## build 89
==> flow/design.v (excerpt) <==
module lascon_top #(
    parameter int LASCON_VARIANT = 0
)(
    input  logic                                clk,
    input  logic                                rst,
    input  logic [2:0]                          mode_i,      
    input  logic [31:0]                         xof_len_i,   
    input  logic                                start_i,     
    input  logic                                abort_i,     
    output logic                                busy_o,      
    output logic                                done_o,      
    output logic                                tag_fail_o,  
    input  logic [63:0]                         s_axis_tdata,   
    input  logic [7:0]                          s_axis_tkeep,   
    input  logic [3:0]                          s_axis_tuser,   
    input  logic                                s_axis_tlast,   
    input  logic                                s_axis_tvalid,  
    output logic                                s_axis_tready,  
    output logic [63:0]                         m_axis_tdata,   
    output logic [7:0]                          m_axis_tkeep,   
    output logic [3:0]                          m_axis_tuser,   
    output logic                                m_axis_tlast,   
    output logic                                m_axis_tvalid,  
    input  logic                                m_axis_tready   
);
For scale: roughly 5800 cells after synthesis.
Settings: LEC_CHECK=0, CAP_MARGIN=20, CORE_MARGIN=2, CORE_UTILIZATION=63, CTS_CLUSTER_DIAMETER=32, CTS_CLUSTER_SIZE=35, SETUP_SLACK_MARGIN=1.5, SLEW_MARGIN=20; clock period 5.04 ns.
run.sh (not shown) runs the stock make flow with config.mk's settings and CLKGATE_MAP_FILE=.
Stage in which a tool error killed build 89: global routing.
For build 10, these inputs were changed with respect to build 89:
Settings: CTS_CLUSTER_DIAMETER: 32 -> 25.
## What came out
Build 10 terminated abnormally: global routing reported GRT-0116. Build 89 -> build 10: synthesized cell count delta 0, exact match. As far as number of standard-cell rows in the floorplan goes, build 89 and build 10 are indistinguishable; the numbers are identical. The area after synthesis of build 10 and that of build 89 are within noise of each other. Build 10 -> build 89: detailed placement HPWL delta 0, exact match. Diff build 10..build 89 | count of port buffers added during placement | unchanged. From build 10 to build 89, quantity of hold-fixing buffers added after cts did not move at all. From build 89 to build 10, vertical die dimension did not move at all.
Edits applied to the flow inputs when going from build 10 to build 56:
Settings: swapping 63 for 43 in CORE_UTILIZATION; swapping 1.5 for 0.3 in SETUP_SLACK_MARGIN; clearing CTS_CLUSTER_DIAMETER, which used to be 25; clearing CTS_CLUSTER_SIZE, which used to be 35; swapping 5.04 for 4.35 in the clock period (ns, I/O delays scaled along).
Findings:
Buffers inserted during post-CTS setup optimization down 47 in build 56 wrt build 10
Comparing build 10 and build 56, total placed instance area is lower on build 10.
Count of instances resized after the clock tree is built is lower on build 56
To summarise build 56: no stage aborted, but the layout did not pass its checks, failing on negative setup slack.
#### Input delta (build 72 over build 56)
Settings: putting TNS_END_PERCENT at 5 where nothing was set; putting CTS_CLUSTER_SIZE at 95 where nothing was set; swapping 43 for 72 in CORE_UTILIZATION; swapping 4.35 for 4.49 in the clock period (ns, I/O delays scaled along).
==> comparison <==
- Build 72: it failed with a tool error in global routing, so there are no final results.
- As of build 72, post-CTS repair timing setup buffer count had fallen by more than a quarter compared to build 56.
- The higher pre-CTS worst setup slack of build 56 and build 72 is in build 72.
- Build 72: number of cells after detailed placement about 10% below build 56
- When build 72 is set beside build 56, its floorplan utilization turns out to be 30 points larger.
- The final reports for build 72 and build 56 show number of cells upsized or downsized after cts lower in the former.
#### Input delta (build 76 over build 72)
Settings: TNS_END_PERCENT removed (was 5); CTS_CLUSTER_SIZE removed (was 95); SETUP_SLACK_MARGIN removed (was 0.3); CORE_UTILIZATION changed from 72 to 59; the clock period (ns, I/O delays scaled along) changed from 4.49 to 3.78.
--- outcome ---
- Build 72 terminated abnormally: global routing reported GRT-0116.
- Seen in the log of build 76: GRT-0116 during global routing, after which the run never completed.
- Diff build 72 -> build 76 | total placed instance area | increase of 6.9%
- Build 76 against build 72: netlist area before placement saw little to no change, H-tree depth saw an increase.
## Diff of input files: build 28 against build 76
Settings: setting PLACE_DENSITY to 0.81 for the first time; setting CTS_CLUSTER_SIZE to 35 for the first time; changing CORE_UTILIZATION from 59 to 71; changing the clock period (ns, I/O delays scaled along) from 3.78 to 6.48.
[summary]
Number of clock sinks: build 76 vs build 28 identical. Lower detailed placement HPWL was reported by build 28, not build 76. FAIL for each of build 76 and build 28. What ended build 76 was a tool error in global routing; the run never finished. Delta (build 28 minus build 76): placement row count decreased 9, core utilization before placement increased 12 points. Summary — placement-stage worst setup slack, build 28 relative to build 76: higher, by 1880 ps. Post-cts repair resize count is lower on build 28. Between build 76 and build 28, die area decreased.


Starting RTL as in the previous note.
Settings: LEC_CHECK=0, ABC_AREA=1, CAP_MARGIN=15, CELL_PAD_IN_SITES_DETAIL_PLACEMENT=2, CELL_PAD_IN_SITES_GLOBAL_PLACEMENT=0, CORE_ASPECT_RATIO=0.68, CORE_MARGIN=10, CORE_UTILIZATION=26, CTS_CLUSTER_DIAMETER=332, CTS_CLUSTER_SIZE=36, GPL_TIMING_DRIVEN=1, MAX_ROUTING_LAYER=met4, MIN_ROUTING_LAYER=met2, SETUP_SLACK_MARGIN=-0.44, SLEW_MARGIN=0; clock period 9.61 ns.
The baseline did not get past 5_1_grt on GRT-0116.
Then changed:
==> flow/config.mk (replaced) <==
export PLATFORM = sky130hd
export DESIGN_NAME = lascon_top
export DESIGN_NICKNAME = lascon_top
export VERILOG_FILES = /design/flow/design.v
export SDC_FILE = /design/flow/constraint.sdc
export NUM_CORES = 4
export LEC_CHECK = 0
export CAP_MARGIN = 20
export CORE_MARGIN = 2
export CORE_UTILIZATION = 57
export SETUP_SLACK_MARGIN = 0.3
export SLEW_MARGIN = 20
==> flow/constraint.sdc (replaced) <==
create_clock -name core_clock -period 4.49 [get_ports {clk}]
set_input_delay 0.8980 -clock core_clock [delete_from_list [all_inputs] [get_ports {clk}]]
set_output_delay 0.8980 -clock core_clock [all_outputs]
set_load 0.01 [all_outputs]
- The changed run failed in 5_1_grt
- area after synthesis stays flat
- die area went down by 57%
- synthesized cell count shrinks by 20%


== run 1 ==
Starting RTL as in the previous note.
Design lascon_top, start of the top module:
module lascon_top #(
    parameter int LASCON_VARIANT = 0
)(
    input  logic                                clk,
    input  logic                                rst,
    input  logic [2:0]                          mode_i,      
    input  logic [31:0]                         xof_len_i,   
    input  logic                                start_i,     
    input  logic                                abort_i,     
    output logic                                busy_o,      
    output logic                                done_o,      
    output logic                                tag_fail_o,  
    input  logic [63:0]                         s_axis_tdata,   
    input  logic [7:0]                          s_axis_tkeep,   
    input  logic [3:0]                          s_axis_tuser,   
    input  logic                                s_axis_tlast,   
    input  logic                                s_axis_tvalid,  
    output logic                                s_axis_tready,  
    output logic [63:0]                         m_axis_tdata,   
    output logic [7:0]                          m_axis_tkeep,   
    output logic [3:0]                          m_axis_tuser,   
    output logic                                m_axis_tlast,   
    output logic                                m_axis_tvalid,  
    input  logic                                m_axis_tready   
);
    logic           is_aead_mode;
    assign is_aead_mode = (mode_i == lascon_pkg::MODE_AEAD_ENC) || (mode_i == lascon_pkg::MODE_AEAD_DEC);
    logic           core_start_perm_i;
    logic           core_round_config_i;
    logic   [2:0]   core_word_sel_i;
    lascon_pkg::ascon_word_t    core_data_i;
    logic           core_write_en_i;
    lascon_pkg::ascon_word_t    core_data_o;
    logic           core_ready_o;
    lascon_pkg::data_sel_t      core_in_data_sel;
  ...
clock: 3.9 ns
lec_check: 0
abc_area: 1
cap_margin: 35
cell_pad_in_sites_detail_placement: 2
cell_pad_in_sites_global_placement: 2
core_aspect_ratio: 0.86
core_margin: 3
core_utilization: 45
cts_cluster_size: 55
gpl_routability_driven: 1
gpl_timing_driven: 0
hold_slack_margin: 0.16
max_routing_layer: met4
min_routing_layer: met2
place_density_lb_addon: 0.21
setup_slack_margin: 0.38
slew_margin: 25
tns_end_percent: 20
Run 1: aborted in detailed placement (tool error)
Setup changes, run 1 to run 2
Settings: a deleted HOLD_SLACK_MARGIN that had been 0.16; a deleted CELL_PAD_IN_SITES_DETAIL_PLACEMENT that had been 2; a change of CORE_ASPECT_RATIO from 0.86 to 0.68; a deleted MAX_ROUTING_LAYER that had been met4; a change of CORE_MARGIN from 3 to 2; a change of SLEW_MARGIN from 25 to 10; a deleted CTS_CLUSTER_SIZE that had been 55; a deleted MIN_ROUTING_LAYER that had been met2; a deleted TNS_END_PERCENT that had been 20; a change of CAP_MARGIN from 35 to 15; a deleted PLACE_DENSITY_LB_ADDON that had been 0.21; a deleted GPL_ROUTABILITY_DRIVEN that had been 1; a deleted ABC_AREA that had been 1; a change of CORE_UTILIZATION from 45 to 26; a deleted SETUP_SLACK_MARGIN that had been 0.38; a change of the clock period (ns, I/O delays scaled along) from 3.9 to 7.0.
==> comparison <==
- | run 2 | all stages done | FAIL | capacitance limit, slew limit, setup timing |
- Die footprint: run 2 vs run 1 up 70%
- Run 2 against run 1: synthesized area held; synthesized instance count fell about 20%.
Input-level comparison between run 3 and run 2:
Settings: CORE_ASPECT_RATIO no longer set, was 0.68; GPL_TIMING_DRIVEN no longer set, was 0; SLEW_MARGIN now 20, was 10; CORE_UTILIZATION now 59, was 26; CELL_PAD_IN_SITES_GLOBAL_PLACEMENT no longer set, was 2; SETUP_SLACK_MARGIN now 1.34, previously not set; CAP_MARGIN now 20, was 15; the clock period (ns, I/O delays scaled along) now 5.15, was 7.0.
==> comparison <==
Looking at buffer count from post-CTS setup fixing, run 3 sits 38 higher than run 2 does.
In the summary table, run 3 is marked failed, with error GRT-0232 raised in global routing.
Taking run 2 as the reference, in run 3 width of the die went down 45%; row count -about 20%; number of buffers added on ports saw an increase.
Changes observed in run 3 relative to run 2: gate count after technology mapping stayed essentially flat, chip area lower, worst-case setup slack after placement higher, total placed cells including tap cells decreased by 13% relative to the old numbers, chip height fell 19%.
Run 3 -> run 2: post-synthesis instance area delta 0, exact match
For run 4, these inputs were changed with respect to run 3:
Settings: CORE_UTILIZATION changed from 59 to 40; SETUP_SLACK_MARGIN changed from 1.34 to 0.3; the clock period (ns, I/O delays scaled along) changed from 5.15 to 9.86.
Notes after the runs:
Run 4 finished end to end and its layout was clean on timing, DRC and antenna. The worst setup slack before clock tree synthesis of run 4 is higher than that of run 3. Comparing run 4 and run 3, the higher total die size was measured on run 4. Run 4 vs run 3 — total core area rose 48%. Taking run 3 as the reference point, the sum of net half-perimeters after detailed placement of run 4 rises by 8.4%. Between run 3 and run 4, the flow reports die extent in y increasing by more than 10%. Diff run 4..run 3 | post-synthesis instance total | unchanged.
## Diff of input files: run 5 against run 4
Settings: setting CTS_CLUSTER_DIAMETER to 358 for the first time; setting CTS_CLUSTER_SIZE to 35 for the first time; changing CORE_UTILIZATION from 40 to 63; changing the clock period (ns, I/O delays scaled along) from 9.86 to 5.51.
==> results <==
Status: run 5 FAILED at global routing (tool error)
Starting density of the core: run 5 and run 4 compared, higher one is run 5
Post-place instance area, run 5 and run 4, higher one = run 5.
In the tables for run 5 and run 4, global placer's final weighted congestion reads higher with run 5.
As far as total instance count after detailed placement is concerned, run 5 and run 4 perform about the same.
Compared with run 4, in run 5 die width decreased by 20% relative to the old numbers, number of setup buffers added after CTS increased by 93 relative to the old numbers.
What run 6 does differently from run 5 at the input level:
Settings: CTS_CLUSTER_SIZE removed (was 35); CORE_UTILIZATION changed from 63 to 40; CTS_CLUSTER_DIAMETER removed (was 358); the clock period (ns, I/O delays scaled along) changed from 5.51 to 7.0.
Findings:
- Run 6 completed; timing, DRC and antenna clean
- Run 6: number of cell rows is 25% higher than what run 5 reported.
- Placed cell area: run 6 vs run 5 down 0.0012 sq mm
- Summary of run 6 over run 5: area of the placeable core climbed 0.045 sq mm; number of ports placed on the die boundary neither gained nor lost much; level count of the clock H-tree now sits higher; initial standard-cell utilization of the core now smaller; half-perimeter wire length of the detailed placement result moved up.
- Compared with run 5, in run 6 die area has increased, TritonCTS buffer count has increased.
- Run 6 vs run 5: die width up by more than a quarter


wip/xenon:
lascon_top again, from the RTL that the note above started with.
Settings: LEC_CHECK=0, CAP_MARGIN=20, CELL_PAD_IN_SITES_GLOBAL_PLACEMENT=1, CORE_MARGIN=2, CORE_UTILIZATION=66, MAX_ROUTING_LAYER=met4, PLACE_DENSITY_LB_ADDON=0.17, SETUP_SLACK_MARGIN=0.3, SLEW_MARGIN=20; clock period 7.75 ns.
Status(wip/xenon) = ERROR, stage = 5_1_grt
--- input diff wip/xenon..wip/indigo ---
# wip/xenon
export LEC_CHECK = 0
export CAP_MARGIN = 20
export CELL_PAD_IN_SITES_GLOBAL_PLACEMENT = 1
export CORE_MARGIN = 2
export CORE_UTILIZATION = 66
export MAX_ROUTING_LAYER = met4
export PLACE_DENSITY_LB_ADDON = 0.17
export SETUP_SLACK_MARGIN = 0.3
export SLEW_MARGIN = 20
create_clock -name core_clock -period 7.75 [get_ports {clk}]
# wip/indigo
export LEC_CHECK = 0
export CAP_MARGIN = 20
export CORE_MARGIN = 2
export CORE_UTILIZATION = 66
export CTS_CLUSTER_DIAMETER = 358
export CTS_CLUSTER_SIZE = 35
export HOLD_SLACK_MARGIN = -0.09
export MAX_ROUTING_LAYER = met4
export SETUP_SLACK_MARGIN = 0.3
export SLEW_MARGIN = 20
create_clock -name core_clock -period 5.51 [get_ports {clk}]
Results
- Total placed instance area (wip/indigo over wip/xenon): increase, 8.3%
- Run status, wip/indigo: aborted in 5_1_grt, error GRT-0116
- [compare] base=wip/xenon new=wip/indigo: half-perimeter wire length after detailed placement went up 5.9%, number of setup buffers added after CTS went up 90.
- As far as mean instance size in the synthesized netlist goes, wip/indigo and wip/xenon are indistinguishable; the numbers are identical.
- wip/indigo against wip/xenon: global placement routability congestion now smaller, clock buffer count from CTS now smaller.
- Compared with wip/xenon, in wip/indigo floorplan-stage core utilization shows no meaningful change; maximum number of buffers from clock root to sink has remained practically unchanged; H-tree level count has decreased; post-cts sizing count has increased; post-placement cell count climbed 7.7%.
Here is what was changed in the inputs of wip/amber compared with wip/indigo.
# wip/indigo
export LEC_CHECK = 0
export CAP_MARGIN = 20
export CORE_MARGIN = 2
export CORE_UTILIZATION = 66
export CTS_CLUSTER_DIAMETER = 358
export CTS_CLUSTER_SIZE = 35
export HOLD_SLACK_MARGIN = -0.09
export MAX_ROUTING_LAYER = met4
export SETUP_SLACK_MARGIN = 0.3
export SLEW_MARGIN = 20
create_clock -name core_clock -period 5.51 [get_ports {clk}]
# wip/amber
export LEC_CHECK = 0
export CAP_MARGIN = 20
export CORE_MARGIN = 2
export CORE_UTILIZATION = 16
export SETUP_SLACK_MARGIN = 0.3
export SLEW_MARGIN = 20
create_clock -name core_clock -period 6.76 [get_ports {clk}]
### Flow results
- No stage failed in wip/amber, and the final checks on the layout all came back clean.
- Number of cells in the design after placement in wip/amber is 3,055 higher than in wip/indigo
- Chip footprint (higher): wip/amber
- Compared wip/amber vs wip/indigo, and post-cts repair resize count is down in wip/amber.


== oak ==
Starting RTL as in the previous note.
// lascon_top
module lascon_top #(
    parameter int LASCON_VARIANT = 0
)(
    input  logic                                clk,
    input  logic                                rst,
    input  logic [2:0]                          mode_i,      
    input  logic [31:0]                         xof_len_i,   
    input  logic                                start_i,     
    input  logic                                abort_i,     
    output logic                                busy_o,      
    output logic                                done_o,      
    output logic                                tag_fail_o,  
    input  logic [63:0]                         s_axis_tdata,   
    input  logic [7:0]                          s_axis_tkeep,   
    input  logic [3:0]                          s_axis_tuser,   
    input  logic                                s_axis_tlast,   
    input  logic                                s_axis_tvalid,  
    output logic                                s_axis_tready,  
    output logic [63:0]                         m_axis_tdata,   
    output logic [7:0]                          m_axis_tkeep,   
    output logic [3:0]                          m_axis_tuser,   
    output logic                                m_axis_tlast,   
    output logic                                m_axis_tvalid,  
    input  logic                                m_axis_tready   
);
    logic           is_aead_mode;
    assign is_aead_mode = (mode_i == lascon_pkg::MODE_AEAD_ENC) || (mode_i == lascon_pkg::MODE_AEAD_DEC);
    logic           core_start_perm_i;
    logic           core_round_config_i;
    logic   [2:0]   core_word_sel_i;
    lascon_pkg::ascon_word_t    core_data_i;
    logic           core_write_en_i;
    lascon_pkg::ascon_word_t    core_data_o;
    logic           core_ready_o;
    lascon_pkg::data_sel_t      core_in_data_sel;
  ...
export LEC_CHECK = 0
export CAP_MARGIN = 35
export CELL_PAD_IN_SITES_DETAIL_PLACEMENT = 0
export CORE_MARGIN = 2
export CORE_UTILIZATION = 65
export CTS_CLUSTER_DIAMETER = 362
export CTS_CLUSTER_SIZE = 49
export GPL_TIMING_DRIVEN = 1
export SLEW_MARGIN = 20
export TNS_END_PERCENT = 5
create_clock -name core_clock -period 5.44 [get_ports {clk}]
oak did not run to completion, as it errored out during global routing.
## Diff of input files: pine against oak
Settings: TNS_END_PERCENT removed (was 5); CTS_CLUSTER_SIZE changed from 49 to 51; CTS_CLUSTER_DIAMETER changed from 362 to 364; CORE_UTILIZATION changed from 65 to 66; the clock period (ns, I/O delays scaled along) changed from 5.44 to 5.6.
[summary]
- FAIL for each of pine and oak
- oak never completed; the flow aborted with a tool error in global routing.
- As of pine, placer's final routability congestion estimate had fallen by a few percent compared to oak.
- Compared with oak, pine shows a higher placed standard-cell area.
- Cmp pine vs oak: number of placed instances with taps included higher in pine
- Floorplan die height was lower in the run labelled pine.
- As far as area after synthesis goes, oak and pine are indistinguishable; the numbers are identical.
- Compared pine vs oak, and half-perimeter wire length of the detailed placement result is up in pine.
- The final reports for pine and oak show number of resized instances in the post-cts repair step higher in the former.
- Synthesized cell count: pine vs oak identical
- pine vs oak, number of buffers inserted by post-CTS setup repair went up by 3.
- Between pine and oak, die area is higher for oak, pine comes in under that.
- The effective utilization at floorplan number comes out higher for pine vs oak.
diff inputs: pine => birch
Settings: CTS_CLUSTER_SIZE: 51 -> unset; CTS_CLUSTER_DIAMETER: 364 -> unset; CORE_UTILIZATION: 66 -> 53.
[summary]
pine has lower number of cell rows than birch. Synthesized net count came out exactly the same in pine and birch. [compare] base=pine new=birch: area after detailed placement rose about 1.4%, buffer count from post-CTS setup fixing went up. Width of the chip is lower on pine. birch vs. pine: number of clock buffers inserted by TritonCTS went up 56; die area grew by about 24%. birch vs pine — post-cts resize count climbed by more than 10%. [compare] base=pine new=birch: maximum level of the CTS H-tree now sits higher, worst setup timing slack at the placement stage -0.019 ns. What ended pine was a tool error in global routing; the run never finished. Completing all stages was not enough for birch: its layout failed the final checks because of negative setup slack.
For maple, these inputs were changed with respect to birch:
Settings: removing CELL_PAD_IN_SITES_DETAIL_PLACEMENT (formerly 0); removing GPL_TIMING_DRIVEN (formerly 1); changing CORE_UTILIZATION from 53 to 68; setting CTS_CLUSTER_SIZE to 35 for the first time; changing CAP_MARGIN from 35 to 20; changing the clock period (ns, I/O delays scaled along) from 5.6 to 6.02.
Notes after the runs:
maple never completed, since it errored out during global routing. The number of instances in the synthesized netlist on birch is in line with that on maple. Against birch, maple comes in 13 lower on number of rows in the core area. Going from birch to maple, overall die area dropped 22%; I/O pin count held; number of instances resized during post-cts repair lost 69%.
[inputs] cedar vs maple
Settings: changing CORE_UTILIZATION from 68 to 60; removing CTS_CLUSTER_SIZE (formerly 35); changing the clock period (ns, I/O delays scaled along) from 6.02 to 3.79.
==> comparison <==
cedar: it failed with a tool error in global routing, so there are no final results.
cedar: placed cell count is 596 higher than what maple reported.
Summary: with maple as the reference, standard cell core area in cedar moved up by more than 10%.
maple -> cedar: cell area after synthesis delta 0, exact match
Compared with maple, cedar shows a higher height of the chip.
